**design/flow/run.sh**
```bash
#!/bin/bash
# the make line also repeats each setting of config.mk as NAME=value (left out here)
make -C /OpenROAD-flow-scripts/flow DESIGN_CONFIG=/design/flow/config.mk WORK_HOME=/design/flow/orfs CLKGATE_MAP_FILE= finish
```
**design/flow/config.mk**
```make
export PLATFORM = sky130hd
export DESIGN_NAME = datapath
export DESIGN_NICKNAME = datapath
export VERILOG_FILES = /design/flow/design.v
export SDC_FILE = /design/flow/constraint.sdc
export NUM_CORES = 4
export LEC_CHECK = 0
export CAP_MARGIN = 20
export CELL_PAD_IN_SITES_GLOBAL_PLACEMENT = 0
export CORE_ASPECT_RATIO = 1.1
export CORE_MARGIN = 2
export CORE_UTILIZATION = 71
export CTS_CLUSTER_SIZE = 13
export MAX_ROUTING_LAYER = met4
export PLACE_DENSITY = 0.65
export SETUP_SLACK_MARGIN = -0.31
export SLEW_MARGIN = 40
export TNS_END_PERCENT = 85
```
**design/flow/constraint.sdc**
```tcl
create_clock -name core_clock -period 4.54 [get_ports {clk}]
set_input_delay 0.9080 -clock core_clock [delete_from_list [all_inputs] [get_ports {clk}]]
set_output_delay 0.9080 -clock core_clock [all_outputs]
set_load 0.01 [all_outputs]
```
**design/flow/design.v**
```verilog
module ALU(Ain,Bin,ALUop,out,Z);
input [15:0] Ain, Bin;
input [1:0] ALUop;
output [15:0] out;
output Z;
assign out = (ALUop == 2'b00) ? (Ain + Bin) : (ALUop == 2'b01) ? (Ain - Bin) : (ALUop == 2'b10) ? (Ain & Bin) : (~Bin) ;
assign Z =  (out == 16'b0000000000000000) ?  1'b1 : 1'b0;
endmodule
module regfile(data_in,writenum,write,readnum,clk,data_out);
input [15:0] data_in;
input [2:0] writenum, readnum;
input write, clk;
output [15:0] data_out;
reg [15:0] R[7:0];  
reg [15:0] data_out;
always_ff @ (posedge clk)
begin 
if (write)  
    R[writenum] <= data_in;   
end  
assign data_out = R[readnum];  
endmodule
module shifter(in,shift,sout);
input [15:0] in;
input [1:0] shift;
output [15:0] sout;
reg [15:0] sout;
always_comb 
begin 
    if (shift == 2'b00)
        sout = in;
    else if (shift == 2'b01)
        sout = in << 1;
    else if (shift == 2'b10)
        sout = in >> 1;
    else if (shift == 2'b11)
    begin
      sout = in >> 1;
      sout[15] = in[15];
    end 
    else 
    sout = 16'bxxxxxxxxxxxxxxxx;
end 
endmodule
module datapath (clk, writenum, readnum, write, datapath_in, vsel, loada, loadb, loadc, shift, asel, bsel, ALUop, loads, Z_out, datapath_out);
input write, clk, loada, loadb, loadc, asel, bsel, loads, vsel;
input [1:0] ALUop, shift;
input [2:0] writenum, readnum;
input [15:0] datapath_in;
output Z_out;
output [15:0] datapath_out;
wire [15:0] data_in;
reg[15:0] aloaded, in;
wire [15:0] Bin, Ain;
reg Z_out;
reg [15:0] datapath_out;
wire [15:0] data_out, sout, out;
wire Z;
assign data_in = vsel ? datapath_in : datapath_out;  
regfile REGFILE(data_in, writenum, write, readnum, clk, data_out);  
always_ff @(posedge clk)  
begin
if (loada == 1) 
begin
 aloaded <= data_out ;
end
end 
always_ff @(posedge clk)  
begin
if (loadb == 1) 
begin
 in <= data_out ;
end
end 
shifter SHIFTER(in,shift,sout);
assign Bin = bsel ? ({11'b0, datapath_in[4:0]}) : sout ;  
assign Ain = asel ? (16'b0000000000000000) : aloaded ;
ALU alu(Ain,Bin,ALUop,out,Z);  
always_ff @(posedge clk)  
begin
if (loads == 1) 
begin
 Z_out <= Z ;
end
end 
always_ff @(posedge clk)  
begin
if (loadc == 1) 
begin
 datapath_out <= out ;
end
end 
endmodule 
```
==> results of run 1 <==
==> what timing repair did <==
action | in CTS
setup buffers | 12
setup endpoints to repair | 3
endpoints found under the hold margin | 0
resized | 48
pin swaps | 28
==> metrics by stage <==
stage	setup slack [ns]	total power, W	instance area (um^2)	hold WS [ns]	setup TNS, ns
after floorplan	-0.436	0.00241	9220	0.706	-0.436
after global placement	-0.940	0.00276	10700	0.676	-3.52
after detailed placement	-1.16	0.00281	10700	0.722	-4.56
after CTS	-0.492	0.00436	11500	0.765	-0.638
==> notes.md, run 1 <==
Implementation numbers.

- Of the combinational cells, the family taking the most area is multiplexers.
- The biggest area consumer among synthesized cells is edfxtp_1.
- Of the total synthesized cell area, the portion taken by AND-OR and OR-AND cells is 0.0957.
- Dividing the synthesized area by the synthesized cell count gives roughly 14 um^2.
- For reference, the placement row count at floorplan is between 40 and 50.
- The die width reads ~110 um.
- The net count entering floorplan reads approximately 730.
- The flip-flop cell with the highest count after synthesis is edfxtp_1.
- After synthesis, the most frequently instantiated cells are edfxtp_1 (177), nor2_1 (50), mux2_2 (37).
- The chip area estimate from yosys synthesis reads between 9000 and 10000 um^2.
- The tally of unique sky130hd cells used after synthesis reads slightly below 70.
- The cell at the root of the clock tree reads clkbuf_16.
- Yosys reported a register bit count of around 180.
- Per Yosys stat, the portion of area used by sequential elements is 0.578.
- The floorplan-stage core utilization reads 0.727.
- The mux share of post-synthesis cell area is 0.153.
- The largest buffer count on any clock path reads 2.
- CTS saw ~180 sinks.
- The cell area after synthesis is approximately 9200 um^2.
- The die extent in y reads around 120 um.
- The yosys stat cell total is 664.
- In this run the number of H-tree levels came out at 4.
- The stage where the run ended is 5_1_grt.
- The top cell type's share of synthesized area reads 0.578.
- The first error in the log reads "[ERROR DPL-0033] detailed placement checks failed during check placement".
- The placed wire-length estimate is roughly 19000 um.
- Yosys attributes the largest share of cell area to edfxtp_1 (58%), mux4_2 (8.6%), mux2_2 (4.5%).
- The chip footprint reads about 14000 um^2.
- The top-level I/O count reads between 50 and 60.
- The basic-gate share of the synthesized area counting and, or, nand and nor cells is 0.0922.
- The synthesis log from Yosys contains 4 warnings.
- The flow did not finish.
- The number of standard cells after synthesis is 664.
- The synthesized design contains between 150 and 200 enable-type register cells.
- Per the OpenROAD floorplan log, the area of the core is about 13000 um^2.
- The count of buffers inserted at the top-level ports reads 51.
- The number of buffers added by the clock tree synthesis step is 17.
- The most frequent cell after synthesis is edfxtp_1.
- In this run, the synthesized area fraction spent on adder and majority cells is recorded as 0.0449.
- The count of placed standard cells including taps is between 900 and 1000.
- The share of the synthesized netlist area taken by xor and xnor gates is 0.00858.
- Counting flops with an async set or reset pin after synthesis yields a share of 0.
- After its last routability iteration, the placer logged a weighted congestion of 0.947.
- The hold-fix buffer count after cts reads 0.
==> inputs of run 2 (changes only) <==
ABC_AREA = 1   (was default)
CAP_MARGIN = 40   (was 20)
CELL_PAD_IN_SITES_GLOBAL_PLACEMENT = default   (was 0)
CORE_ASPECT_RATIO = 0.5   (was 1.1)
CORE_UTILIZATION = 40   (was 71)
CTS_CLUSTER_DIAMETER = 333   (was default)
CTS_CLUSTER_SIZE = 100   (was 13)
HOLD_SLACK_MARGIN = -0.06   (was default)
MAX_ROUTING_LAYER = default   (was met4)
PLACE_DENSITY = 0.9   (was 0.65)
SETUP_SLACK_MARGIN = default   (was -0.31)
SLEW_MARGIN = 0   (was 40)
TNS_END_PERCENT = 25   (was 85)
clock period = 5.5 ns   (was 4.54 ns; I/O delays follow)
==> run 2 against run 1 <==
Compared with the run above: the run now finishes clean; area after synthesis grew 1.9%; synthesized cell count rose by 45%; die size is 78% higher.
==> notes.md, run 2 <==
Reports from this run.

- The run finished with no timing, DRC or antenna violations.
- The clock slew seen by the registers of the worst setup and hold paths is around 0.070 ns.
- The chip footprint is about 25000 um^2.
- The biggest area consumer among synthesized cells reads edfxtp_1.
- The startpoint kind of the worst setup timing path reads an input port.
- Buffers placed on the I/O ports in this run total slightly above 50.
- The top routing layer in use is met4.
- Power attributed to the clock group is 0.00113 W.
- The area inside the core boundary is ~23000 um^2.
- The slew at the pin with the worst max-slew slack is 0.950 ns.
- The via count normalized by instance count reads roughly 5.7.
- The basic-gate share of the synthesized area counting and, or, nand and nor cells is 0.191.
- The cell count of the worst reg-to-reg path reads 16.
- The total number of vias is ~7500.
- The cell at the root of the clock tree is clkbuf_16.
- The area used by multi-input combinational logic reads approximately 3500 um^2.
- The hold-fix buffer count after cts is 0.
- The number of cells reported by Yosys stat comes to ~970.
- The floorplan-stage core utilization is 0.409.
- The worst register-to-register path has a setup slack of roughly 2.3 ns.
- The share of total power dissipated in sequential elements is 0.482.
- Looking at the setup timing report, the critical path kind is input port to flop.
- Along the worst hold path, the cell count comes to 1.
- On the final layout, the worst hold slack is 0.730 ns.
- According to the timing report, the arrival time at the worst endpoint equals about 4.8 ns.
- The worst register-to-register path begins at in[6].
- The met3 layer wire length in the routed design reads roughly 2000 um.
- The fraction of synthesis flops using an asynchronous set or reset pin is 0.
- The HPWL after detailed placement is around 17000 um.
- The share of the synthesized netlist area taken by xor and xnor gates reads 0.00374.
- The number of global-route vias before repair is 7109.
- The startpoint of the worst hold path reads datapath_out[0].
- By area the synthesized netlist is led by edfxtp_1 (57%), nor2_1 (7.4%), nand2_1 (4.9%).
- Sorting the synthesized cells by how often they occur yields nor2_1 (184), edfxtp_1 (177), nand2_1 (123).
- The nature of the critical path endpoint reads a flop.
- The top-level I/O count is roughly 52.
- The first global-routing pass estimated 38800 um of wire.
- The average wire length per cell after detail routing is 18.6 um.
- Dividing the synthesized area by the synthesized cell count gives about 9.7 um^2.
- The setup clock skew after layout is between 0.01 and 0.015 ns.
- The post-cts resize count reads 0.
- The cell row count reads 39.
- The timing startpoint of the critical path reads shift[1].
- Summed over all combinational cells, the power is ~0.00059 W.
- The pin count of the biggest net entering global routing reads between 60 and 70.
- The end-of-flow timing check tallies setup violations at 0.
- The clock latency on the worst-skew pair is approximately 0.43 ns.
- Looking at the reg2reg group, the worst path ends at Z_out.
- The number of clock sinks reads 177.
- The initial antenna violation count reads 0.
- The required time of the critical path reads roughly 5.8 ns.
- The largest delay contributor family on the critical path is AND-OR/OR-AND gates.
- The total detailed-routing wirelength reads approximately 25000 um.
- The delay of the slowest cell on the worst path reads ~0.62 ns.
- In the final layout, flip-flops and latches occupy 5320 um^2.
- The area fraction of the largest cell type after synthesis is 0.568.
- Setup repair after global routing left no endpoint under its margin.
- The final period utilization is 0.825.
- The internal power component is 0.00240 W.
- The cell that appears most often on the critical path is nand2_1.
- The final cell utilization of the core is 0.471.
- The worst-path maximum fanout reads 14.
- The power spent charging and discharging nets is 0.000919 W.
- The flip-flop cell with the highest count after synthesis reads edfxtp_1.
- In the per-layer summary, the met1 wirelength comes to 9910 um.
- The power report attributes to the combinational group a share of 0.177.
- Per the synthesis report, the AND-OR/OR-AND share of the synthesized area is 0.118.
- The total number of H-tree levels reads 4.
- The largest buffer count on any clock path reads 2.
- Hold-check failures listed in the final report amount to 0.
- Post-synthesis, Yosys gives the total cell area as ~9400 um^2.
- The antenna diode count reads 0.
- The pre-antenna-repair detailed-routing pass consisted of 5 iterations.
- The post-route antenna net violation count is 0.
- The final layout net count is ~1100.
- The largest power group is sequential cells.
- The total of max-cap violations reads 0.
- The die extent in y reads between 100 and 150 um.
- The type of the most critical hold path reads flop to flop.
- The part of the total power dissipated in the clock network is 0.342.
- The switching part of the total reads 0.277.
- The total power of the final layout is 0.00332 W.
- The cell area after synthesis reads between 9000 and 10000 um^2.
- The remaining global-route overflow reads 0.
- After routing, the total negative slack on setup checks comes to 0 ns.
- The worst slew margin relative to its limit is 0.365.
- The global-route usage over all layers reads 0.204.
- The count of pins over their slew limit reads 0.
- The highest clock frequency the design can meet reads 220 MHz.
- The terminating pin of the worst hold path is REGFILE.R[0][0].
- The mux share of post-synthesis cell area is 0.0192.
- The routed length on met2 reads 12400 um.
- The worst setup path endpoint reads Z_out.
- The die width is around 220 um.
- The DRC violation count after routing reads 0.
- The net count entering floorplan is about 1000.
- The flip-flop and latch power reads around 0.0016 W.
- The area fraction in full adders, half adders and majority gates is 0.0430.
- The number of enable-type register cells in the synthesized netlist reads about 180.
- The count of cell instances traversed by the critical path reads 19.
- In this run, the number of DRC markers left after iteration 0 of detailed routing was between 900 and 1000.
- The library cell contributing the largest single delay on the critical path reads clkdlybuf4s50_1.
- The combined buffer and inverter count along the critical path is 4.
- Per the gpl log, the routability congestion estimate is roughly 0.94.
- Listed in order, past its start point the critical path passes clkdlybuf4s50_1, inv_2, nand2_2, o22ai_1, a21oi_1, nand2_1, inv_1, ha_1, inv_1, a21oi_1, o21ai_0, a21oi_1, nand2_1, o21ai_0, nand2_1, nand2_1, nand2_1, nand3b_1, nor2_2.
- After synthesis, the largest family of logic cells by area is simple AND/OR/NAND/NOR gates.
- TritonCTS built the clock tree.
- The number of warnings reported in the stage logs is 39.
- IR analysis of the VDD net gives a maximum drop of roughly 0.22 mV.
- The number of buffers inserted by post-CTS setup repair is 0.
- Warnings reported by Yosys during synthesis add up to 4.
- The number of buffers added by the clock tree synthesis step is 17.
- The leakage power summed over all cells reads ~4.2 nW.
- The layout overhead on the synthesized area reads 15.2%.
- The post-layout minimum cycle time reads between 4 and 5 ns.
- The count of placed standard cells including taps is about 1300.
- The most frequent cell after synthesis reads nor2_1.
- The number of standard cells after synthesis is 966.
- Per Yosys stat, the portion of area used by sequential elements is 0.568.
- The cell area power density reads 308 nW/um^2.
- The fill cell instance count of the final layout reads roughly 1900.
- The tally of unique sky130hd cells used after synthesis reads roughly 45.
- The total of flip-flops plus latches after synthesis is 177.
- The count of cells in the finished layout, fillers not included, comes to between 1000 and 1500.
run 2: routing by layer:
layer	vias up	global-route usage
met3	50	0.0298
met5	-	0
li1	3459	-
met4	0	0.0600
met1	3591	0.264
met2	442	0.355
run 2: through the flow:
stage	cell area (um^2)	setup slack [ns]
finish	10800	0.964
global route	10800	0.606
CTS	10800	1.13
detailed placement	10200	0.664
global placement	10200	0.844
floorplan	9360	1.86
run 2: area by class of cell:
class | count | area share
flip-flops and latches | 177 | 0.493
clock buffers | 21 | 0.0408
multi-input cells | 654 | 0.325
well taps | 307 | 0.0356
clock inverters | 11 | 0.00963
inverters | 94 | 0.0327
repair buffers | 69 | 0.0631
==> inputs of run 3 (changes only) <==
CAP_MARGIN = 20   (was 40)
CELL_PAD_IN_SITES_GLOBAL_PLACEMENT = 2   (was default)
CORE_ASPECT_RATIO = 1.43   (was 0.5)
CTS_CLUSTER_DIAMETER = default   (was 333)
CTS_CLUSTER_SIZE = default   (was 100)
GPL_TIMING_DRIVEN = 0   (was default)
HOLD_SLACK_MARGIN = default   (was -0.06)
PLACE_DENSITY = default   (was 0.9)
PLACE_DENSITY_LB_ADDON = 0.12   (was default)
SLEW_MARGIN = 40   (was 0)
TNS_END_PERCENT = default   (was 25)
==> run 3 against run 2 <==
Compared with the run above: cell area up 1.2%; critical path type unchanged; largest cell class unchanged; clock skew shrank 0.0051 ns; still clean; largest power group unchanged; via count is 6.9% lower.
==> notes.md, run 3 <==
Reports from this run.

- The flow ran to the end and the layout has no timing, DRC or antenna violations.
- Of the total power, the clock network draws 0.369.
- In the synthesized netlist, the dominant kind of combinational cell is simple AND/OR/NAND/NOR gates.
- The power drawn by the combinational cells reads about 0.00059 W.
- The synthesized area divided by synthesized cell count reads 9.69 um^2.
- The largest power group reads sequential cells.
- The non-filler instance count after layout reads approximately 1400.
- The script computed a power per unit cell area of between 300 and 400 nW/um^2.
- The tally of unique sky130hd cells used after synthesis reads roughly 45.
- The total clock network power is 0.00128 W.
- The aoi/oai-family share of the synthesized area reads 0.118.
- For this run, the register share of the synthesized area comes to 0.568.
- Endpoints with negative setup slack in the final report add up to 0.
- The number of standard cells after synthesis is just under 1000.
- Setup repair after global routing left no endpoint under its margin.
- The die width reads roughly 130 um.
- Sequential cells consume a total of ~0.0016 W.
- Adding up every negative setup slack in the final design gives 0 ns.
- The clock slew seen by the registers of the worst setup and hold paths reads around 0.060 ns.
- The total number of vias reads 7020.
- The startpoint of the worst hold path reads REGFILE.R[3][7].
- In this run, placement finished with an instance count of 1320.
- The weighted congestion reported at the end of routability-driven placement is about 0.84.
- The remaining global-route overflow is 0.
- The number of DRC markers in iteration 0 is ~470.
- By count the netlist is led by nor2_1 (184), edfxtp_1 (177), nand2_1 (123).
- The DRC violation count after routing is 0.
- The biggest area consumer among synthesized cells is edfxtp_1.
- Per the timing report, the achievable frequency comes out to between 200 and 250 MHz.
- The cell at the root of the clock tree is clkbuf_16.
- The type of the most critical hold path is flop to flop.
- The largest buffer count on any clock path reads 2.
- The timing report gives the worst reg2reg path a setup slack of approximately 2.4 ns.
- The CTS tree reads built.
- The wire length of the first global-routing pass reads ~41000 um.
- The terminating pin of the worst hold path is in[7].
- The via count normalized by instance count reads slightly above 5.
- The number of detailed-route iterations in the first pass is 5.
- The pin count of the biggest net entering global routing reads 17.
- The global-route usage over all layers is 0.219.
- In this run, the synthesized area fraction spent on adder and majority cells is recorded as 0.0430.
- The yosys stat cell total reads 966.
- The number of clock sinks is between 150 and 200.
- The switching part of the total is 0.259.
- The leakage power summed over all cells is roughly 4.2 nW.
- The average wire length per cell after detail routing is 19.7 um.
- The setup path with the least slack is of type input port to flop.
- The cell area after synthesis reads about 9400 um^2.
- Among all stages on the critical path, the largest delay is contributed by clkdlybuf4s50_1.
- The basic-gate share of the synthesized area counting and, or, nand and nor cells reads 0.191.
- The launching point of the worst reg2reg path is in[1].
- The area fraction of the largest cell type after synthesis is 0.568.
- Yosys attributes the largest share of cell area to edfxtp_1 (57%), nor2_1 (7.4%), nand2_1 (4.9%).
- The post-layout minimum cycle time reads between 4 and 5 ns.
- During placement, the flow inserted port buffers numbering between 40 and 50.
- At the end of the flow, the number of nets in the layout was approximately 1100.
- The cell count of the worst reg-to-reg path is 20.
- The initial antenna violation count reads 0.
- The area inside the core boundary is 22900 um^2.
- The number of nets in the synthesized netlist is ~1000.
- The internal power component is 0.00257 W.
- The total of max-cap violations is 0.
- The worst hold path was traced through 2 stages.
- The worst slack at placement reads approximately 0.5 ns.
- The number of enable-type register cells in the synthesized netlist reads roughly 180.
- The share of total power dissipated in combinational logic is 0.171.
- The post-route antenna net violation count reads 0.
- The largest delay contributor family on the critical path is simple AND/OR/NAND/NOR gates.
- The startpoint kind of the worst setup timing path reads an input port.
- The total number of H-tree levels is 4.
- The share of the synthesized netlist area taken by xor and xnor gates is 0.00374.
- The chip footprint reads 24700 um^2.
- The skew report gives the latency at the later pin of the worst-skew pair as 0.42 ns.
- The floorplan step records an initial core utilization of 0.409.
- In the placement report, post-DP HPWL is listed as 20900 um.
- The number of buffers inserted by post-CTS setup repair is 0.
- Of the total power, registers draw 0.460.
- The count of pins over their slew limit reads 0.
- The die extent in y reads between 150 and 200 um.
- The timing report notes that buffer and inverter cells on the critical path total 3.
- Looking at the critical path, the highest net fanout was 10.
- The required time of the critical path is 5.79 ns.
- The antenna diode count is 0.
- For the final database, setup skew stands at around 0.0071 ns.
- The post-cts resize count reads 0.
- The fraction of synthesis flops using an asynchronous set or reset pin is 0.
- Measured against the total synthesized area, the mux share comes to 0.0192.
- The number of global-route vias before repair is between 7000 and 8000.
- The worst slack on hold paths reads just over 0.7 ns.
- The number of hold violations in the final report reads 0.
- The arrival time at the worst endpoint reads about 4.8 ns.
- The number of warnings reported in the stage logs is 39.
- The critical path goes through clkdlybuf4s50_1, nor2_4, clkinv_1, o221ai_1, nand2_1, ha_1, nand2_1, inv_1, nand4_1, nand2_1, nand2_1, nand3_1, nand3_2, nor2_1, nand2_1, nor2_1, nand2_1, nor2_1, nand3_1, nor2_1, nand2_1, nor2_2.
- Post-synth the commonest register cell is edfxtp_1.
- The hold-fix buffer count after cts is 0.
- The final period utilization reads 0.816.
- The slew at the pin with the worst max-slew slack is between 0.7 and 0.8 ns.
- The worst slew margin relative to its limit reads 0.483.
- The nature of the critical path endpoint reads a flop.
- The worst-case vdd ir drop is 0.228 mV.
- The top-level I/O count is around 52.
- The Yosys warning count is 4.
- Once synthesis finished, the tally of register bits stood at roughly 180.
- The synthesis stats list as the most numerous cell nor2_1.
- The chip area estimate from yosys synthesis is ~9400 um^2.
- The delay of the slowest cell on the worst path reads between 0.5 and 0.6 ns.
- The endpoint of the most critical register-to-register path reads Z_out.
- The number of buffers added by the clock tree synthesis step reads 17.
- The power spent charging and discharging nets is approximately 0.0009 W.
- The timing startpoint of the critical path is shift[0].
- The most repeated library cell on the critical path reads nand2_1.
- The total detailed-routing wirelength reads around 27000 um.
- In this run the worst setup path terminates at Z_out.
- The layout overhead on the synthesized area is 16.5%.
- The cell row count reads about 66.
- The count of cell instances traversed by the critical path reads 22.
- The minimum setup slack in the final design reads 1.01 ns.
-- run 3: metal layers --
layer | GRT usage | wire length, um
met5 | 0 | 0
met1 | 0.234 | 10300
met2 | 0.438 | 15000
met3 | 0.0238 | 707
met4 | 0.0702 | 535
-- run 3: area by class of cell --
type,instances,area (um^2)
inverters,94,353
well taps,306,383
clock inverters,11,185
flip-flops and latches,177,5320
fillers,2255,12000
clock buffers,21,440
repair buffers,48,480
multi-input cells,654,3570
plain buffers,41,188
-- run 3: stage by stage --
stage,instance area (um^2),util,power (W)
2_1_floorplan,9360,-,0.00199
3_3_place_gp,10200,0.447,0.00221
3_5_place_dp,10300,0.450,0.00222
4_1_cts,10900,0.477,0.00348
5_1_grt,10900,0.477,0.00360
6_report,10900,0.477,0.00347
==> inputs of run 4 (changes only) <==
ABC_AREA = default   (was 1)
CELL_PAD_IN_SITES_GLOBAL_PLACEMENT = default   (was 2)
CORE_ASPECT_RATIO = default   (was 1.43)
CORE_UTILIZATION = 62   (was 40)
GPL_TIMING_DRIVEN = default   (was 0)
PLACE_DENSITY_LB_ADDON = default   (was 0.12)
SLEW_MARGIN = 20   (was 40)
clock period = 4.01 ns   (was 5.5 ns; I/O delays follow)
==> run 4 against run 3 <==
Compared with the run above: the layout now fails its checks (setup timing); global-route usage up 11 points; utilization increased by 35 points; largest power group unchanged; wire length is 5.1% lower; non-clock buffer count increased by 126; cell area up 11%; worst setup slack got worse by 1.6 ns; sequential share of layout area fell by 4.7 points; combinational power up 87%; sequential cell count unchanged; final cell count shrank 22%; synthesized cell count is 31% lower.
==> notes.md, run 4 <==
Reports from this run.

- The remaining global-route overflow is 0.
- The DRC violation count after routing reads 0.
- The basic-gate share of the synthesized area counting and, or, nand and nor cells is 0.0922.
- The skew report gives the latency at the later pin of the worst-skew pair as 0.43 ns.
- Yosys mapped a number of flops with a built-in enable equal to 177.
- The final setup violation count is 2.
- The average wire length per cell after detail routing reads roughly 24 um.
- After layout, the setup clock skew is reported as 0.00996 ns.
- The worst slack on hold paths reads roughly 0.74 ns.
- The count of pins over their slew limit is 0.
- The timing startpoint of the critical path is shift[0].
- The chip footprint is roughly 16000 um^2.
- The longest clock path from root to sink contains 2 buffers.
- The total detailed-routing wirelength is roughly 25000 um.
- The clock slew seen by the registers of the worst setup and hold paths is ~0.070 ns.
- Per the synthesis report, the adder-cell share of the synthesized area is 0.0449.
- Per the timing report, the most critical flop-to-flop path finishes at Z_out.
- The type of the most critical hold path reads flop to flop.
- The internal portion of the total power is approximately 0.0036 W.
- In this run, CTS created clock tree buffers numbering 17.
- The tally of unique sky130hd cells used after synthesis is about 70.
- For this configuration, the core starts out at a cell density of 0.632.
- The share of the synthesized netlist area taken by xor and xnor gates is 0.00858.
- The area inside the core boundary reads between 10000 and 15000 um^2.
- The top-level I/O count reads about 52.
- The fraction of synthesis flops using an asynchronous set or reset pin reads 0.
- The nature of the critical path endpoint reads a flop.
- The weighted congestion reported at the end of routability-driven placement is ~1.
- The launching point of the worst reg2reg path is in[0].
- Summing all multiplexer cells gives an area fraction of 0.153.
- Detailed routing inserted a total of a little under 7000 vias.
- The post-detailed-placement cell area reads between 10000 and 15000 um^2.
- The initial antenna violation count is 0.
- The signal on the critical path passes through buf_6, or3b_4, a2bb2oi_4, ha_4, inv_2, fa_2, a21o_1, buf_4, maj3_2, o21ai_2, xnor2_2, o2111ai_2, or4_4, or4_4, or4_4, nor4_4.
- The count of cell instances traversed by the critical path reads 16.
- Counting stages on the worst path, the most repeated cell is or4_4.
- The delay of the slowest cell on the worst path reads 0.54 ns.
- The part of the power in combinational logic is 0.221.
- On the critical path, the stage with the largest delay is an instance of or4_4.
- The first global-routing pass estimated between 30000 and 40000 um of wire.
- The terminating pin of the worst hold path is REGFILE.R[4][0].
- Setup repair after global routing could not meet its margin everywhere.
- The worst-path maximum fanout reads 3.
- The data arrival time reported for the critical path is about 5 ns.
- The tool warning count reads 44.
- The worst slew margin relative to its limit reads 0.367.
- The Yosys warning count is 4.
- The top cell type's share of synthesized area is 0.578.
- The number of detailed-route iterations in the first pass is 5.
- The largest delay contributor family on the critical path is simple AND/OR/NAND/NOR gates.
- The fill cell instance count of the final layout reads between 700 and 800.
- Per the post-synthesis report, the number of cells in the design is between 600 and 700.
- The CTS tree reads built.
- The checks that failed: setup timing.
- For this design, Yosys synthesis ends with a cell count of 664.
- The floorplan step set the die width to 126 um.
- The pin count of the biggest net entering global routing reads 33.
- The leakage component of the power was reported as 4.56 nW.
- The tree is rooted in a clkbuf_16.
- The sequential share of power is 0.438.
- The cell count of the worst reg-to-reg path reads 15.
- The required time of the critical path reads roughly 4.3 ns.
- The highest clock frequency the design can meet reads approximately 220 MHz.
- The critical path contains buffers and inverters numbering 3 combined.
- The worst VDD IR drop from the latest analysis is 0.307 mV.
- The synthesized area divided by synthesized cell count is about 14 um^2.
- The number of global-route vias before repair is roughly 6700.
- The antenna diode count reads 0.
- The commonest cells after synthesis are edfxtp_1 (177), nor2_1 (50), mux2_2 (37).
- The count of buffers inserted at the top-level ports reads 51.
- The most frequent cell after synthesis is edfxtp_1.
- The final period utilization is 1.15.
- The script computed the net switching share of total power as 0.280.
- The total of flip-flops plus latches after synthesis reads approximately 180.
- The biggest area consumer among synthesized cells reads edfxtp_1.
- The startpoint-to-endpoint class of the critical path reads input port to flop.
- The worst setup path endpoint reads Z_out.
- The power report lists the sequential group at about 0.0022 W.
- The hold-fix buffer count after cts is 0.
- The H-tree was split into 4 levels.
- Per the post-synthesis report, the nets total around 730.
- Across all register-to-register paths, the minimum setup slack is -0.49 ns.
- The placed wire-length estimate is between 15000 and 20000 um.
- Of the total power, the clock network draws 0.341.
- The number of hold violations in the final report is 0.
- The cell area power density is slightly above 400 nW/um^2.
- For reference, the top cells by area after synthesis are edfxtp_1 (58%), mux4_2 (8.6%), mux2_2 (4.5%).
- The depth of the worst hold-timing path reads 1.
- Compared with the post-synthesis result, the final layout area differs by 31.5%.
- The setup total negative slack reads -0.635 ns.
- The startpoint of the worst hold path reads datapath_out[0].
- The global-route usage over all layers is 0.324.
- According to the CTS report, the clock sink count is 177.
- The post-route antenna net violation count is 0.
- Of all power groups, the one with the highest power is sequential cells.
- The total of max-cap violations is 0.
- The clock network power reported by the tool is 0.00172 W.
- The startpoint kind of the worst setup timing path reads an input port.
- The final layout net count is 930.
- The power spent charging and discharging nets reads ~0.0014 W.
- The chip area estimate from yosys synthesis reads 9190 um^2.
- The cell row count reads 44.
- The via count normalized by instance count is roughly 6.4.
- The run finished, with violations left.
- The fraction of the yosys area taken by sequential cells is 0.578.
- The minimum setup slack in the final design is -0.584 ns.
- Post-synth the commonest register cell is edfxtp_1.
- The die extent in y reads about 130 um.
- The worst slack at placement is -1.47 ns.
- The number of DRC markers in iteration 0 reads 661.
- The aoi/oai-family share of the synthesized area reads 0.0957.
- The total power of the final layout reads ~0.005 W.
- The slew at the pin with the worst max-slew slack is approximately 0.95 ns.
- The dominant non-sequential cell family after synthesis reads multiplexers.
- The power drawn by the combinational cells reads between 0.001 and 0.0015 W.
- After layout, the minimum clock period comes to about 4.6 ns.
- The area of all placed cells without fillers is between 10000 and 15000 um^2.
- Summing every instance area after synthesis gives 9190 um^2.
-- run 4: area by class of cell --
class / instances / area, um^2 / area share
flip-flops and latches: 177 / 5320 / 0.440
multi-input cells: 425 / 4020 / 0.332
repair buffers: 215 / 1780 / 0.147
clock buffers: 17 / 425 / 0.0352
well taps: 184 / 230 / 0.0190
clock inverters: 15 / 210 / 0.0174
inverters: 28 / 108 / 0.00890
-- run 4: layer usage --
layer,vias up,share of wire,GRT usage
li1,2996,-,-
met1,3392,0.40,0.442
met2,361,0.51,0.547
met3,73,0.066,0.0510
met4,0,0.027,0.0957
met5,-,0,0
-- run 4: through the flow --
stage | utilization | std cells
after CTS | 0.819 | 1059
after global routing | 0.832 | 1061
after detailed placement | 0.752 | 1012
after global placement | 0.752 | 1012
final | 0.832 | 1061
after floorplan | - | 664
-- run 4: repair_timing --
item                                    in CTS  in global routing
buffers inserted                            17                  6
hold endpoints to repair                     0                  0
endpoints found under the setup margin       8                  6
pin swaps                                   36                 33
resized                                     64                 38
==> inputs of run 5 (changes only) <==
CELL_PAD_IN_SITES_GLOBAL_PLACEMENT = 0   (was default)
CORE_ASPECT_RATIO = 1.04   (was default)
CORE_UTILIZATION = 72   (was 62)
CTS_CLUSTER_SIZE = 22   (was default)
MAX_ROUTING_LAYER = met4   (was default)
PLACE_DENSITY = 0.65   (was default)
SETUP_SLACK_MARGIN = -0.29   (was default)
SLEW_MARGIN = 40   (was 20)
TNS_END_PERCENT = 85   (was default)
clock period = 4.85 ns   (was 4.01 ns; I/O delays follow)
==> run 5 against run 4 <==
Compared with the run above: the layout still fails its checks (setup timing); wire length is 65% higher; worst setup slack worse by 0.30 ns; cell area is 3.3% lower; critical endpoint unchanged; largest power group unchanged.
==> notes.md, run 5 <==
Reports from this run.

- The run finished, with violations left.
- The non-filler instance count after layout reads approximately 1000.
- The cell count of the worst reg-to-reg path is 15.
- The flip-flop cell with the highest count after synthesis reads edfxtp_1.
- Counting pins that exceed their max-slew limit in the final report gives 0.
- Cell internal power was estimated by the tool at just over 0.003 W.
- At the end of the flow, the number of nets in the layout was roughly 900.
- The count of buffers inserted at the top-level ports reads around 51.
- The part of the power in combinational logic reads 0.240.
- The DRC violation count after routing is 0.
- The biggest area consumer among synthesized cells is edfxtp_1.
- Summed over all sequential cells, the power is 0.00185 W.
- The count of placed standard cells including taps reads roughly 950.
- The setup total negative slack is -1.39 ns.
- For this run, the top clock speed supported by timing is between 150 and 200 MHz.
- The mux share of post-synthesis cell area is 0.153.
- The synthesized netlist occupies a cell area of 9190 um^2.
- The worst-case vdd ir drop reads around 0.39 mV.
- The largest power group reads sequential cells.
- The later pin in the worst-skew pair is clocked with a latency of between 0.4 and 0.5 ns.
- The initial antenna violation count reads 5.
- The worst-path maximum fanout reads 25.
- Global routing put the most usage on met2.
- The number of global-route vias before repair was 7896.
- The placement summary gives the final routability congestion estimate as ~0.96.
- For met3 alone, demand over resource in global routing was 0.213.
- The number of buffers added by the clock tree synthesis step is 17.
- STA classifies the critical path endpoint as a flop.
- The layout checks failed on setup timing.
- Per the detail_route report, the via count comes to between 8000 and 9000.
- Among cell families on the critical path, the largest total delay comes from simple AND/OR/NAND/NOR gates.
- The top-level I/O count reads between 50 and 60.
- The first detailed-routing pass ran for 28 iterations.
- The switching part of the total is 0.316.
- The worst reg-to-reg setup slack reads -0.58 ns.
- The worst slew margin relative to its limit reads 0.372.
- In the post-synthesis netlist, the biggest area contributors are edfxtp_1 (58%), mux4_2 (8.6%), mux2_2 (4.5%).
- The leakage power summed over all cells is 4.36 nW.
- The floorplan-stage core utilization is 0.729.
- Looking at the clock tree report, the maximum root-to-sink buffer count equals 2.
- The average wire length per cell after detail routing reads 41.0 um.
- The remaining global-route overflow reads 0.
- Walking the worst path, the cells encountered are buf_4, buf_12, a21oi_1, a2bb2oi_4, buf_4, nor2b_1, fa_2, a21oi_2, nor2_1, o211ai_1, a21boi_1, nor3_1, nor3_1, or4_4, or4_4, or4_4, nor4_4.
- The arrival time at the worst endpoint is ~6.0 ns.
- Across every metal layer, demand over resource in global routing totals 0.549.
- The power drawn by the combinational cells reads ~0.0011 W.
- The min-delay analysis places its worst path in the category flop to flop.
- The final period utilization is 1.18.
- The combined buffer and inverter count along the critical path is 3.
- The startpoint of the worst hold path is datapath_out[3].
- The critical path crosses 17 cells after its start point.
- The synthesis report lists the Yosys warning total as 4.
- The share of the synthesized netlist area taken by xor and xnor gates is 0.00858.
- The terminating pin of the worst hold path reads REGFILE.R[4][3].
- The area inside the core boundary is ~13000 um^2.
- TritonCTS built the clock tree.
- The launching point of the worst reg2reg path is in[1].
- Summed over all nets, the switching power comes to approximately 0.0014 W.
- In this run, the synthesized area fraction spent on and/or/nand/nor cells is recorded as 0.0922.
- The library cell contributing the largest single delay on the critical path is o211ai_1.
- Tracing the worst setup path back leads to its startpoint at shift[1].
- In this run the number of H-tree levels came out at 4.
- Counting endpoints that fail hold in the final report gives 0.
- The die is about 110 um wide.
- The cell row count is roughly 42.
- The post-route antenna net violation count is 0.
- The cell area power density is around 380 nW/um^2.
- The depth of the worst hold-timing path reads 1.
- The number of DRC markers in iteration 0 reads about 2800.
- The part of the total power dissipated in the clock network reads 0.343.
- The startpoint kind of the worst setup timing path reads an input port.
- The total of max-cap violations reads 0.
- The power report attributes to the sequential group a share of 0.417.
- The tally of unique sky130hd cells used after synthesis reads between 60 and 70.
- The worst setup path endpoint is Z_out.
- The area fraction in full adders, half adders and majority gates reads 0.0449.
- The hold-fix buffer count after cts reads 0.
- The fraction of the yosys area taken by sequential cells reads 0.578.
- The chip occupies 13700 um^2.
- The startpoint-to-endpoint class of the critical path is input port to flop.
- The number of nets in the synthesized netlist is ~730.
- From the final report, the count of setup violators was given as 4.
- The chip area estimate from yosys synthesis is slightly above 9000 um^2.
- The number of enable-type register cells in the synthesized netlist reads 177.
- The layout overhead on the synthesized area reads 27.2%.
- The dominant non-sequential cell family after synthesis is multiplexers.
- The via count normalized by instance count reads about 8.6.
- The first global-routing pass estimated between 50000 and 60000 um of wire.
- For met2 alone, demand over resource in global routing was 0.760.
- The required time at the worst endpoint is listed as ~5.1 ns.
- The most frequent cell after synthesis reads edfxtp_1.
- The total of flip-flops plus latches after synthesis is roughly 180.
- The delay of the slowest cell on the worst path reads about 0.64 ns.
- The synthesis run shows the most used standard cells to be edfxtp_1 (177), nor2_1 (50), mux2_2 (37).
- The number of clock sinks is 177.
- The clock arrives with around 0.023 ns of skew.
- The synthesized area divided by synthesized cell count is between 10 and 15 um^2.
- The most repeated library cell on the critical path is or4_4.
- The top cell type's share of synthesized area is 0.578.
- The endpoint of the most critical register-to-register path reads Z_out.
- The met1 track utilization from global routing reads 0.681.
- The yosys stat cell total reads 664.
- The wire length recorded after detailed routing is roughly 42000 um.
- The aoi/oai-family share of the synthesized area reads 0.0957.
- The placed wire-length estimate reads roughly 18000 um.
- The tool warning count reads 43.
- The die extent in y is roughly 120 um.
- After layout, the worst setup slack is -0.880 ns.
- Entering global routing, the biggest net connects 39 pins.
- The total clock network power is between 0.0015 and 0.002 W.
- The fraction of synthesis flops using an asynchronous set or reset pin is 0.
- The cell at the root of the clock tree is clkbuf_16.
- Synthesis produced 664 cells.
- After clock tree synthesis, the clock-pin slew on the worst setup and hold paths is about 0.090 ns.
- The slew at the pin with the worst max-slew slack reads between 0.9 and 1 ns.
- The post-layout minimum cycle time is about 5.7 ns.
-- run 5: cell type report --
| type | count | area (um^2) |
|---|---|---|
| Antenna cell | 13 | 32.5 |
| Clock buffer | 18 | 429 |
| Clock inverter | 14 | 161 |
| Fill cell | 332 | 920 |
| Inverter | 28 | 105 |
| Multi-Input combinational cell | 425 | 3920 |
| Sequential cell | 177 | 5320 |
| Tap cell | 154 | 193 |
| Timing Repair Buffer | 187 | 1530 |
-- run 5: per-layer routing --
layer	vias to the layer above	share of wire
li1	2952	-
met1	3948	0.29
met2	1308	0.40
met5	-	0
met3	579	0.19
met4	0	0.12
-- run 5: metrics by stage --
step / hold slack, ns / utilization / cell area (um^2) / power, W / worst slack [ns]
6_report: 0.788 / 0.927 / 11700 / 0.00442 / -0.880
5_1_grt: 0.793 / 0.927 / 11700 / 0.00441 / -0.992
4_1_cts: 0.754 / 0.900 / 11300 / 0.00409 / -0.458
3_5_place_dp: 0.714 / 0.845 / 10700 / 0.00262 / -0.965
3_3_place_gp: 0.673 / 0.845 / 10700 / 0.00257 / -0.701
2_1_floorplan: 0.706 / - / 9200 / 0.00225 / -0.262
-- run 5: timing repair --
| action | 4_1_cts | 5_1_grt |
|---|---|---|
| setup buffers | 4 | 23 |
| resized | 20 | 59 |
| pin swaps | 10 | 34 |
| setup endpoints to repair | 2 | 3 |
==> inputs of run 6 (changes only) <==
ABC_AREA = 0   (was default)
CELL_PAD_IN_SITES_GLOBAL_PLACEMENT = default   (was 0)
CORE_ASPECT_RATIO = default   (was 1.04)
CTS_CLUSTER_DIAMETER = 204   (was default)
CTS_CLUSTER_SIZE = 47   (was 22)
MAX_ROUTING_LAYER = default   (was met4)
PLACE_DENSITY = default   (was 0.65)
PLACE_DENSITY_LB_ADDON = 0.17   (was default)
SETUP_SLACK_MARGIN = 0.9   (was -0.29)
SLEW_MARGIN = 20   (was 40)
TNS_END_PERCENT = default   (was 85)
clock period = 3.05 ns   (was 4.85 ns; I/O delays follow)
==> run 6 against run 5 <==
Compared with the run above: synthesized cell count did not move; die size about the same; the run now fails in 4_1_cts; area after synthesis is the same.
==> notes.md, run 6 <==
Implementation numbers.

- The mux share of post-synthesis cell area reads 0.153.
- The fraction of the yosys area taken by sequential cells is 0.578.
- The Yosys warning count is 4.
- The fraction of synthesis flops using an asynchronous set or reset pin is 0.
- The dominant non-sequential cell family after synthesis is multiplexers.
- By count the netlist is led by edfxtp_1 (177), nor2_1 (50), mux2_2 (37).
- The chip area estimate from yosys synthesis is around 9000 um^2.
- The count of buffers inserted at the top-level ports is between 50 and 60.
- The total of flip-flops plus latches after synthesis reads ~180.
- The post-detailed-placement cell area reads 11200 um^2.
- The die extent in y reads around 120 um.
- For reference, the post-synthesis area per instance comes to 13.8 um^2.
- The chip occupies approximately 14000 um^2.
- The floorplan-stage core utilization reads 0.734.
- The weighted congestion reported at the end of routability-driven placement reads about 0.98.
- Per the synthesis report, the number of distinct cell types is 68.
- The most frequent cell after synthesis is edfxtp_1.
- The tool reported: "[ERROR DPL-0033] detailed placement checks failed during check placement".
- The number of standard cells after synthesis is between 600 and 700.
- The net count entering floorplan is 730.
- The basic-gate share of the synthesized area counting and, or, nand and nor cells reads 0.0922.
- The aoi/oai-family share of the synthesized area is 0.0957.
- The biggest area consumer among synthesized cells is edfxtp_1.
- The cell area after synthesis is just over 9000 um^2.
- The stage where the run ended reads 4_1_cts.
- The synth_stat.txt file lists the number of cells as roughly 660.
- Per the synthesis report, the adder-cell share of the synthesized area is 0.0449.
- The share of the synthesized netlist area taken by xor and xnor gates reads 0.00858.
- The core region is 12500 um^2.
- The floorplan has 41 rows.
- Before CTS, the worst setup slack after placement is -2.35 ns.
- Detailed placement finished with a half-perimeter wire length of 20600 um.
- From left edge to right edge, the die measures 117 um.
- The floorplan report gives the top-level pin count as between 50 and 60.
- The share of synthesized area in the top cell type comes to 0.578.
- The run stopped with a tool error.
- The commonest register cell is edfxtp_1.
- In the post-synthesis netlist, the biggest area contributors are edfxtp_1 (58%), mux4_2 (8.6%), mux2_2 (4.5%).
- The synthesized design contains around 180 enable-type register cells.
- Including well taps, the total number of placed cells is 1026.
-- run 6: per-stage QoR --
stage | total power [W] | utilization | TNS (ns)
2_1_floorplan | 0.00361 | - | -4.63
3_3_place_gp | 0.00419 | 0.893 | -17.56
3_5_place_dp | 0.00430 | 0.893 | -20.75
==> inputs of run 7 (changes only) <==
ABC_AREA = default   (was 0)
CORE_UTILIZATION = 65   (was 72)
CTS_CLUSTER_DIAMETER = default   (was 204)
CTS_CLUSTER_SIZE = default   (was 47)
PLACE_DENSITY_LB_ADDON = default   (was 0.17)
SETUP_SLACK_MARGIN = -0.09   (was 0.9)
clock period = 3.78 ns   (was 3.05 ns; I/O delays follow)
==> run 7 against run 6 <==
Compared with the run above: the layout now fails its checks (setup timing); synthesized cell count stayed put; area after synthesis stayed put; die size increased by 10%.
==> notes.md, run 7 <==
Reports from this run.

- In this run the maximum-capacitance check reported violations numbering 0.
- The number of global-route vias before repair is between 7000 and 8000.
- The CTS report gives the tree buffer count as 17.
- The required time of the critical path is 4.03 ns.
- Max fanout on the critical path was recorded as 3.
- The die extent in y reads approximately 120 um.
- The aoi/oai-family share of the synthesized area is 0.0957.
- The nature of the critical path endpoint is a flop.
- The global-route usage over all layers is 0.387.
- The DRC violation count after routing is 0.
- All stages included, the depth of the critical timing path comes to 17.
- The number of nets handed over by synthesis was between 700 and 800.
- The most repeated library cell on the critical path is or4_4.
- Grouping stages by cell kind, the critical path spends the most delay in AND-OR/OR-AND gates.
- The internal power component is 0.00385 W.
- The launching point of the worst reg2reg path reads in[0].
- The worst slack at placement is -1.65 ns.
- The highest supply drop recorded on VDD is around 0.53 mV.
- The part of the power in combinational logic reads 0.225.
- The type of the most critical hold path reads flop to flop.
- The CTS tree reads built.
- The number of enable-type register cells in the synthesized netlist is between 150 and 200.
- The final setup violation count reads 8.
- As reported, the later end of the worst-skew pair has a clock insertion delay of ~0.42 ns.
- Across all checked pins, the minimum headroom to the slew limit is 0.340.
- The share of total power dissipated in sequential elements is 0.444.
- The number of hold violations in the final report reads 0.
- In this run the count of I/O pins placed on the die edge is between 50 and 60.
- The power report lists the combinational group at around 0.0012 W.
- Setup repair after global routing could not meet its margin everywhere.
- The worst slack on hold paths reads around 0.75 ns.
- The fill cell instance count of the final layout reads 566.
- Per the post-run analysis, buffers plus inverters along the critical path come to 3.
- The weighted congestion reported at the end of routability-driven placement reads approximately 0.95.
- The total number of vias reads between 7000 and 8000.
- The startpoint of the worst hold path reads datapath_out[1].
- The via count normalized by instance count reads between 6 and 7.
- The flow ran to the end, but the layout failed its checks.
- The final period utilization is 1.24.
- The flip-flop cell with the highest count after synthesis reads edfxtp_1.
- After detailed routing, the average wire length per cell comes to around 27 um.
- The tally of unique sky130hd cells used after synthesis reads a little under 70.
- The transition time recorded at the tightest slew-check pin is 0.986 ns.
- Ranked by power, first place goes to sequential cells.
- After synthesis, the most frequently instantiated cells are edfxtp_1 (177), nor2_1 (50), mux2_2 (37).
- The dominant non-sequential cell family after synthesis is multiplexers.
- The mux share of post-synthesis cell area is 0.153.
- The cell at the root of the clock tree reads clkbuf_16.
- The initial antenna violation count is 0.
- For this run, the slowest stage of the critical path takes around 0.44 ns.
- Counting the warning lines in the Yosys log gives 4.
- After layout, the worst setup slack is -0.925 ns.
- Synthesis produced a netlist whose cell count is 664.
- Per the synthesis report, the simple-gate share of the synthesized area is 0.0922.
- The fraction of the yosys area taken by sequential cells is 0.578.
- The top cell type's share of synthesized area reads 0.578.
- Per the summary, power density relative to cell area is 441 nW/um^2.
- The largest buffer count on any clock path is 2.
- The final layout net count reads around 940.
- The share of the synthesized netlist area taken by xor and xnor gates reads 0.00858.
- The count of pins over their slew limit reads 0.
- On the critical path, the stage with the largest delay is an instance of or4_4.
- The post-route antenna net violation count reads 0.
- The synthesized area divided by synthesized cell count is approximately 14 um^2.
- The critical path ends at Z_out.
- The antenna diode count reads 0.
- The setup total negative slack reads -2.34 ns.
- The total number of H-tree levels reads 4.
- The power spent charging and discharging nets reads 0.00143 W.
- In this run, the synthesized area fraction spent on adder and majority cells is recorded as 0.0449.
- The cell area after synthesis reads just over 9000 um^2.
- Per the timing report, the achievable frequency comes out to about 210 MHz.
- The total detailed-routing wirelength reads 28700 um.
- The chip footprint reads about 15000 um^2.
- After synthesis, the cell types taking the most area are edfxtp_1 (58%), mux4_2 (8.6%), mux2_2 (4.5%).
- Per report_power, the Clock row totals between 0.0015 and 0.002 W.
- The layout overhead on the synthesized area reads 30.4%.
- The clock slew seen by the registers of the worst setup and hold paths is about 0.07 ns.
- The routed design could run at a clock period as short as approximately 4.7 ns.
- The worst reg-to-reg setup slack is -0.86 ns.
- The wire length of the first global-routing pass is 42000 um.
- The yosys stat cell total reads 664.
- The cell row count is around 43.
- The post-synth register bit count is about 180.
- Entering global routing, the biggest net connects 33 pins.
- The share of total power dissipated in the clock network is 0.332.
- The floorplan-stage core utilization reads 0.665.
- The number of detailed-route iterations in the first pass is 6.
- The number of clock sinks reads 177.
- For reference, the critical path cell chain is buf_8, or3b_4, a2bb2oi_4, ha_2, inv_2, fa_2, a21o_1, o211ai_1, o22ai_2, buf_4, o41ai_4, o31ai_2, mux2_4, a211o_1, or4_4, or4_4, nor4_4.
- The switching portion of total power comes to 0.271.
- The total area inside the core boundary comes to about 14000 um^2.
- The placed wire-length estimate is around 18000 um.
- The die width is roughly 120 um.
- The largest total area in the synthesized netlist belongs to edfxtp_1.
- The startpoint-to-endpoint class of the critical path is input port to flop.
- The worst setup path is launched from an input port.
- Yosys instantiated no cell more often than edfxtp_1.
- Hold analysis shows the worst path with a depth of 1.
- For the final database, setup skew stands at about 0.012 ns.
- The timing startpoint of the critical path reads shift[0].
- The number of DRC markers in iteration 0 reads approximately 1000.
- The remaining global-route overflow is 0.
- Data on the critical path arrives at its endpoint at slightly below 5 ns.
- The terminating pin of the worst hold path is REGFILE.R[0][1].
- The tool warning count reads between 40 and 50.
- The chip area estimate from yosys synthesis is just over 9000 um^2.
- The count of buffers inserted at the top-level ports reads between 50 and 60.
- The fraction of synthesis flops using an asynchronous set or reset pin is 0.
- The reasons given for failing layout checks are setup timing.
- The endpoint of the most critical register-to-register path reads Z_out.
- The leakage power summed over all cells is approximately 4.6 nW.
- The worst register-to-register path has a depth of 16.
- The flip-flop and latch power reads 0.00234 W.
-- run 7: through the flow --
stage	cells	total power, W	cell area [um^2]	utilization
finish	1069	0.00528	12000	0.867
global route	1069	0.00540	12000	0.867
CTS	1062	0.00519	11800	0.855
detailed placement	1020	0.00339	11000	0.797
global placement	1020	0.00335	11000	0.797
floorplan	664	0.00290	9220	-
-- run 7: what timing repair did --
item,CTS,global route
setup buffers,11,7
pin swaps,25,31
hold buffers,0,0
endpoints found under the setup margin,12,8
gates resized,49,28
-- run 7: layout make-up --
type	count	area (um^2)	area share
clock inverters	13	148	0.0123
clock buffers	19	433	0.0361
multi-input cells	425	3900	0.326
flip-flops and latches	177	5320	0.443
well taps	180	225	0.0188
repair buffers	227	1860	0.155
inverters	28	105	0.00877
-- run 7: per-layer routing --
| metal | vias up | routed length [um] | global-route usage | share of wire |
|---|---|---|---|---|
| li1 | 3016 | - | - | - |
| met1 | 3542 | 10700 | 0.513 | 0.37 |
| met2 | 560 | 14300 | 0.640 | 0.50 |
| met3 | 135 | 2460 | 0.0729 | 0.086 |
| met4 | 0 | 1270 | 0.150 | 0.044 |
| met5 | - | 0 | 0 | 0 |
==> inputs of run 8 (changes only) <==
CELL_PAD_IN_SITES_GLOBAL_PLACEMENT = 1   (was default)
CORE_UTILIZATION = 47   (was 65)
CTS_CLUSTER_SIZE = 41   (was default)
PLACE_DENSITY = 0.75   (was default)
SETUP_SLACK_MARGIN = default   (was -0.09)
clock period = 8.13 ns   (was 3.78 ns; I/O delays follow)
==> run 8 against run 7 <==
Compared with the run above: now clean on timing, DRC and antenna; register-to-register slack better by 4.2 ns; largest power group unchanged; critical path type unchanged; synthesized cell count unchanged; via count down 19%; clock power down 52%; area after synthesis unchanged; wire length down 23%; sequential power down 53%; highest routed layer unchanged; first-iteration DRC count down 67%; cell area down 11%; utilization down 32 points; combinational power down 68%.
==> notes.md, run 8 <==
Reports from this run.

- The total number of vias is 5847.
- Per STA, the worst path is made up of clkdlybuf4s50_1, inv_1, a2bb2oi_2, ha_1, inv_1, fa_1, a21o_1, a311oi_1, o22ai_2, o41ai_2, o31ai_1, mux2_4, a211o_1, or4_1, or4_1, nor4_2.
- The cell count of the worst reg-to-reg path reads 15.
- The largest delay contributor family on the critical path reads AND-OR/OR-AND gates.
- The part of the total power dissipated in the clock network reads 0.363.
- The startpoint of the worst hold path is datapath_out[7].
- The switching part of the total is 0.264.
- The final period utilization reads 0.790.
- The critical path runs through a total of 16 cells.
- The initial antenna violation count was 0.
- For this run, the total global-route usage over all layers was measured as 0.220.
- The sequential share of power reads 0.473.
- The top-level I/O count reads about 52.
- The area fraction in full adders, half adders and majority gates reads 0.0449.
- The launching point of the worst reg2reg path reads in[0].
- The required time of the critical path reads ~8.4 ns.
- Of the synthesized area, sequential elements account for 0.578.
- The wire length of the first global-routing pass is roughly 33000 um.
- The worst-path maximum fanout reads 20.
- Summing all multiplexer cells gives an area fraction of 0.153.
- The number of cells on the worst hold path is listed as 1.
- The final layout reports a setup TNS of 0 ns.
- In the final routed layout, each cell accounts on average for ~22 um.
- The weighted congestion reported at the end of routability-driven placement is approximately 0.86.
- The tool flagged a number of max-cap violations equal to 0.
- The yosys stat cell total is approximately 660.
- The part of the power in combinational logic is 0.164.
- The number of buffers added by the clock tree synthesis step is 17.
- The timing startpoint of the critical path reads bsel.
- The internal power component reads between 0.0015 and 0.002 W.
- The core region is 19300 um^2.
- The flip-flop and latch power is ~0.0011 W.
- The die extent in y is 144 um.
- For this run, the detailed router reports a per-instance via density of roughly 5.9.
- The combined buffer and inverter count along the critical path reads 3.
- The count of placed standard cells including taps is 958.
- Counting flops with a built-in enable in the synthesized netlist gives roughly 180.
- The type of the most critical hold path reads flop to flop.
- In this run, the synthesized area fraction spent on and/or/nand/nor cells is recorded as 0.0922.
- The number of clock sinks reads around 180.
- The number of global-route vias before repair is between 5000 and 6000.
- The worst reg-to-reg setup slack is between 3 and 4 ns.
- The slew at the pin with the worst max-slew slack reads approximately 1 ns.
- According to the floorplan report, the die width is between 100 and 150 um.
- The library cell contributing the largest single delay on the critical path reads clkdlybuf4s50_1.
- Sorting the synthesized cells by area gives the leading types as edfxtp_1 (58%), mux4_2 (8.6%), mux2_2 (4.5%).
- The final layout net count reads roughly 780.
- The layout overhead on the synthesized area is 15.5%.
- The remaining global-route overflow is 0.
- Setup repair after global routing left no endpoint under its margin.
- Counting the warning lines in the Yosys log gives 4.
- The repair_antennas step left the layout with diodes totalling 0.
- The initialized floorplan defines just over 50 standard-cell rows.
- The post-layout minimum cycle time reads 6.42 ns.
- In this run the number of H-tree levels came out at 4.
- The fraction of synthesis flops using an asynchronous set or reset pin is 0.
- The cell at the root of the clock tree is clkbuf_16.
- The floorplan-stage core utilization is 0.475.
- The number of DRC markers in iteration 0 reads 345.
- The flow ran to the end and the layout has no timing, DRC or antenna violations.
- The net count entering floorplan is ~730.
- The tool warning count is 39.
- Looking at the setup timing report, the critical path kind is input port to flop.
- STA puts the critical path data arrival time at roughly 6.7 ns.
- The placed wire-length estimate is 15200 um.
- The hold-fix buffer count after cts is 0.
- The DRC violation count after routing reads 0.
- Per the OpenROAD power report, switching power amounts to between 0.0006 and 0.0007 W.
- Grouping non-sequential cells by family puts the most area in multiplexers.
- The commonest cells after synthesis are edfxtp_1 (177), nor2_1 (50), mux2_2 (37).
- The total of flip-flops plus latches after synthesis reads roughly 180.
- The critical path ends at Z_out.
- The share of the synthesized netlist area taken by xor and xnor gates is 0.00858.
- The final setup violation count is 0.
- The report lists the number of cells resized after CTS as 0.
- The clock latency on the worst-skew pair is 0.43 ns.
- The dominant power group in this design is sequential cells.
- The cell area that synthesis handed to floorplanning was a little over 9000 um^2.
- The setup clock skew after layout is between 0.008 and 0.009 ns.
- The number of buffers inserted by post-CTS setup repair is 0.
- The synthesized area divided by synthesized cell count reads 13.8 um^2.
- The largest buffer count on any clock path is 2.
- The delay of the slowest cell on the worst path is 0.76 ns.
- The number of detailed-route iterations in the first pass is 4.
- The count of pins over their slew limit is 0.
- Per the timing report, the most critical flop-to-flop path finishes at Z_out.
- The leakage power summed over all cells is roughly 3.7 nW.
- The flip-flop cell with the highest count after synthesis reads edfxtp_1.
- The cell area power density reads 216 nW/um^2.
- The tally of unique sky130hd cells used after synthesis reads 68.
- The aoi/oai-family share of the synthesized area reads 0.0957.
- Per the OpenROAD floorplan log, the area of the die is 20700 um^2.
- The top cell type's share of synthesized area reads 0.578.
- The number of hold violations in the final report reads 0.
- The clock slew seen by the registers of the worst setup and hold paths is ~0.070 ns.
- The most frequent cell after synthesis reads edfxtp_1.
- According to the Yosys statistics, the synthesized design has a chip area of 9190 um^2.
- Once detail routing completed, the nets flagged for antenna violations numbered 0.
- The power drawn by the combinational cells is about 0.00038 W.
- The total detailed-routing wirelength reads 21900 um.
- The terminating pin of the worst hold path is REGFILE.R[7][7].
- The biggest area consumer among synthesized cells reads edfxtp_1.
- The pin count of the biggest net entering global routing is 39.
- The highest clock frequency the design can meet is roughly 160 MHz.
- The startpoint kind of the worst setup timing path is an input port.
- The nature of the critical path endpoint reads a flop.
- After technology mapping, the gate count stands at 664.
- The non-filler instance count after layout reads around 990.
- The count of buffers inserted at the top-level ports reads approximately 51.
- The CTS tree reads built.
- The total clock network power is 0.000835 W.
- The slew check shows that the tightest pin keeps a relative margin of 0.329.
- The worst-case vdd ir drop is around 0.16 mV.
-- run 8: layout make-up --
type,instances,area (um^2)
Fill cell,1529,8720
Sequential cell,177,5320
Multi-Input combinational cell,425,3650
Timing Repair Buffer,63,596
Clock buffer,17,425
Tap cell,265,332
Clock inverter,15,193
Inverter,28,105
-- run 8: per-layer routing --
metal,track usage,routed length [um]
met4,0.0614,310
met2,0.362,10800
met5,0,0
met3,0.0277,799
met1,0.310,10000
-- run 8: metrics by stage --
step | setup WS, ns | utilization | power [W] | area (um^2) | hold slack [ns]
2_1_floorplan | 2.33 | - | 0.00134 | 9190 | 0.706
3_3_place_gp | 1.45 | 0.517 | 0.00147 | 10000 | 0.723
3_5_place_dp | 1.26 | 0.517 | 0.00148 | 10000 | 0.710
4_1_cts | 1.70 | 0.549 | 0.00231 | 10600 | 0.746
5_1_grt | 1.45 | 0.549 | 0.00238 | 10600 | 0.776
6_report | 1.71 | 0.549 | 0.00230 | 10600 | 0.740
==> inputs of run 9 (changes only) <==
ABC_AREA = 1   (was default)
CELL_PAD_IN_SITES_GLOBAL_PLACEMENT = default   (was 1)
CORE_UTILIZATION = 68   (was 47)
CTS_CLUSTER_DIAMETER = 367   (was default)
CTS_CLUSTER_SIZE = 99   (was 41)
PLACE_DENSITY = default   (was 0.75)
SETUP_SLACK_MARGIN = 0.87   (was default)
clock period = 2.94 ns   (was 8.13 ns; I/O delays follow)
==> run 9 against run 8 <==
Compared with the run above: the flow now stops in 5_1_grt; area after synthesis increased by 1.9%; synthesized cell count increased by 45%; die size decreased by 29%.
==> notes.md, run 9 <==
Implementation numbers.

- The flow did not finish.
- The stage where the run ended is 5_1_grt.
- The first error in the log reads "[ERROR GRT-0232] Routing congestion too high. Check the congestion heatmap in the GUI".
- The final weighted congestion recorded by global placement is 0.949.
- The largest buffer count on any clock path is 2.
- The most frequently used library cell after synthesis is nor2_1.
- The floorplan-stage core utilization reads 0.701.
- After synthesis, the most frequently instantiated cells are nor2_1 (184), edfxtp_1 (177), nand2_1 (123).
- The average instance in the mapped netlist occupies just under 10 um^2.
- The cell area after synthesis reads roughly 9400 um^2.
- In this run the clock root is driven by a clkbuf_16.
- Of the total synthesized cell area, the portion taken by AND, OR, NAND and NOR gates is 0.191.
- The total number of H-tree levels is 4.
- The count of buffers inserted at the top-level ports reads approximately 51.
- The aoi/oai-family share of the synthesized area reads 0.118.
- When the netlist entered floorplanning its net count stood at 1032.
- For this run, the register share of the synthesized area comes to 0.568.
- Sorting the synthesized cells by area gives the leading types as edfxtp_1 (57%), nor2_1 (7.4%), nand2_1 (4.9%).
- The Yosys warning count is 4.
- The cell row count is between 40 and 50.
- In the synthesis report, Yosys lists the chip area as about 9400 um^2.
- Measured along the y axis, the die boundary spans approximately 120 um.
- According to the floorplan report, the total die area is 14700 um^2.
- The remaining global-route overflow is 604.
- In the Yosys report the total cell count is 966.
- The placed wire-length estimate reads 19600 um.
- The area fraction in full adders, half adders and majority gates is 0.0430.
- Grouping non-sequential cells by family puts the most area in simple AND/OR/NAND/NOR gates.
- The die is roughly 120 um wide.
- The fraction of synthesis flops using an asynchronous set or reset pin is 0.
- Summed over all instances, the cell type with the most area after synthesis is edfxtp_1.
- approximately 52 I/O pins were placed.
- The share of the synthesized netlist area taken by xor and xnor gates is 0.00374.
- The flip-flop cell with the highest count after synthesis is edfxtp_1.
- In the global route stage, overall resource usage came out at 0.962.
- The post-detailed-placement cell area is around 11000 um^2.
- Buffers inserted during clock tree synthesis total 17.
- The number of clock sinks reads around 180.
- The number of enable-type register cells in the synthesized netlist reads 177.
- After synthesis the netlist holds a flip-flop and latch count of between 150 and 200.
- The top cell type's share of synthesized area is 0.568.
- Yosys mapped the design onto between 40 and 50 distinct sky130hd cell types.
- The core region is about 13000 um^2.
- In the synthesized netlist, the number of instances is 966.
- For reference, the mux area share after synthesis is 0.0192.
==> run 9: per-stage QoR <==
step / instances / setup slack [ns] / setup TNS [ns] / utilization / power [W]
2_1_floorplan: 966 / 0.0284 / 0 / - / 0.00374
3_3_place_gp: 1292 / -1.04 / -9.62 / 0.824 / 0.00433
3_5_place_dp: 1292 / -1.15 / -11.35 / 0.824 / 0.00439
4_1_cts: 1349 / -0.0361 / -0.0361 / 0.932 / 0.00683
==> run 9: what timing repair did <==
item / CTS
pin swaps: 57
setup buffers: 23
endpoints found under the hold margin: 0
endpoints found under the setup margin: 19
hold buffers: 0
resized: 181
cloned: 2
==> run 9: metal layers <==
layer / global-route usage / GRT overflow
met2: 1.10 / 354
met4: 1.06 / 202
met1: 0.906 / 23
met5: 0.610 / 2
met3: 0.841 / 23
Power and IR drop assume default switching activity.
